==> flow/design.v <==
module mux32
  (
   input [4:0] sel_i,
   input [31:0] data_i,
   output data_o
   );
   genvar i;
   wire [1:0] data_mux16_w;
   wire       data_mux32_w;
   assign data_mux32_w = (sel_i[4]) ? data_mux16_w[1] : data_mux16_w[0];
   assign data_o = data_mux32_w;
generate
   for(i=0;i<2;i=i+1)
     begin : mux16
	mux16 mux16
	 (
	  .sel_i(sel_i[3:0]),
	  .data_i(data_i[(i*16+15)-:16]),
	  .data_o(data_mux16_w[i])
	  );
     end 
endgenerate  
endmodule
module mux16
  (
   input [3:0] 	sel_i,
   input [15:0] data_i,
   output 	data_o
   );
   genvar 	i;
   wire [3:0] 	data_mux4_w;
   wire [1:0] 	data_mux8_w;
   wire 	data_mux16_w;
   assign data_mux8_w[0] = (sel_i[2]) ? data_mux4_w[1] : data_mux4_w[0];
   assign data_mux8_w[1] = (sel_i[2]) ? data_mux4_w[3] : data_mux4_w[2];
   assign data_mux16_w = (sel_i[3]) ? data_mux8_w[1] : data_mux8_w[0];
generate
   for(i=0;i<4;i=i+1)
     begin : mux4
	mux4 mux4
	 (
	  .sel_i(sel_i[1:0]),
	  .data_i(data_i[(i*4+3)-:4]),
	  .data_o(data_mux4_w[i])
	  );
     end 
endgenerate
   assign data_o = data_mux16_w;
endmodule
module mux4
  (
   input [1:0] sel_i,
   input [3:0] data_i,
   output data_o
   );
   reg 	  data_v;
   always @(*)
     case(sel_i)
       2'b00 : data_v = data_i[0];
       2'b01 : data_v = data_i[1];
       2'b10 : data_v = data_i[2];
       2'b11 : data_v = data_i[3];
     endcase
   assign data_o = data_v;
endmodule
module registers_32x32
  (
   input       clk_i,
   input       reset_ni,
   input       write_enable_i,
   input [4:0] register_addr_a_i,
   input [4:0] register_addr_b_i,
   input [4:0] register_write_i,
   input [31:0] write_data_i,
   output [31:0] read_data_a_o,
   output [31:0] read_data_b_o
   );
   integer 	 i;
   wire [4:0] 	 enable_data_w;
   reg 		 enable_register_v [1:31];
   reg [31:0] 	 register [1:31];
   assign enable_data_w = register_write_i & {5{write_enable_i}};
   always @(*)
     begin
	for(i=1;i<32;i=i+1)
	  begin
	     enable_register_v[i] = 1'b0;
	  end
	for(i=1;i<32;i=i+1)
	  begin
	     if (enable_data_w == i) enable_register_v[i] = 1'b1;
	  end 
     end 
   always @(posedge clk_i or negedge reset_ni)
     begin
	if (!reset_ni)
	  for(i=1;i<32;i=i+1)
	    begin
	       register[i] <= 32'b0;
	    end
	else
	  for(i=1;i<32;i=i+1)
	    begin
	       if (enable_register_v[i])
		 begin
		    register[i] <= write_data_i;
		 end
	    end 
     end 
   wire [31:0] decoded_read_a_data_w;
   wire [31:0] decoded_read_b_data_w;
   genvar      j;
generate
   for(j=0;j<32;j=j+1)
     begin : multiplexer
	mux32 mux32_a
	 (
	  .sel_i(register_addr_a_i),
	  .data_i({register[31][j],
		   register[30][j],
		   register[29][j],
		   register[28][j],
		   register[27][j],
		   register[26][j],
		   register[25][j],
		   register[24][j],
		   register[23][j],
		   register[22][j],
		   register[21][j],
		   register[20][j],
		   register[19][j],
		   register[18][j],
		   register[17][j],
		   register[16][j],
		   register[15][j],
		   register[14][j],
		   register[13][j],
		   register[12][j],
		   register[11][j],
		   register[10][j],
		   register[9][j],
		   register[8][j],
		   register[7][j],
		   register[6][j],
		   register[5][j],
		   register[4][j],
		   register[3][j],
		   register[2][j],
		   register[1][j],
		   1'b0}),
	  .data_o(decoded_read_a_data_w[j])
	  );
	mux32 mux32_b
	 (
	  .sel_i(register_addr_b_i),
	  .data_i({register[31][j],
		   register[30][j],
		   register[29][j],
		   register[28][j],
		   register[27][j],
		   register[26][j],
		   register[25][j],
		   register[24][j],
		   register[23][j],
		   register[22][j],
		   register[21][j],
		   register[20][j],
		   register[19][j],
		   register[18][j],
		   register[17][j],
		   register[16][j],
		   register[15][j],
		   register[14][j],
		   register[13][j],
		   register[12][j],
		   register[11][j],
		   register[10][j],
		   register[9][j],
		   register[8][j],
		   register[7][j],
		   register[6][j],
		   register[5][j],
		   register[4][j],
		   register[3][j],
		   register[2][j],
		   register[1][j],
		   1'b0}),
	  .data_o(decoded_read_b_data_w[j])
	  );
     end 
endgenerate 
   assign read_data_a_o = decoded_read_a_data_w;
   assign read_data_b_o = decoded_read_b_data_w;
endmodule 
make LEC_CHECK=0 CAP_MARGIN=20 CORE_MARGIN=2 CORE_UTILIZATION=12 SLEW_MARGIN=20 finish   # period 7.83 ns
run.sh (not shown) runs the stock make flow with config.mk's settings and CLKGATE_MAP_FILE=.
The starting point completed with no timing, DRC or antenna violations.
Change:
- CORE_UTILIZATION: 12 -> 40
- clock period: 7.83 -> 5.74 ns (I/O delays scaled with it)
Synthesized area is unchanged.
Cell area went down by 7.3%.
Global-route usage went up by 17 points.
Register-to-register slack loses 2.1 ns.
Via count went up by 1.5%.
Routed wire length went down by 6.5%.
Non-clock buffer count went up by 44.
Flip-flop count is unchanged.
Clock-buffer cell count went down by 8.
Core utilization went up by 30 points.
Setup slack loses 0.67 ns.
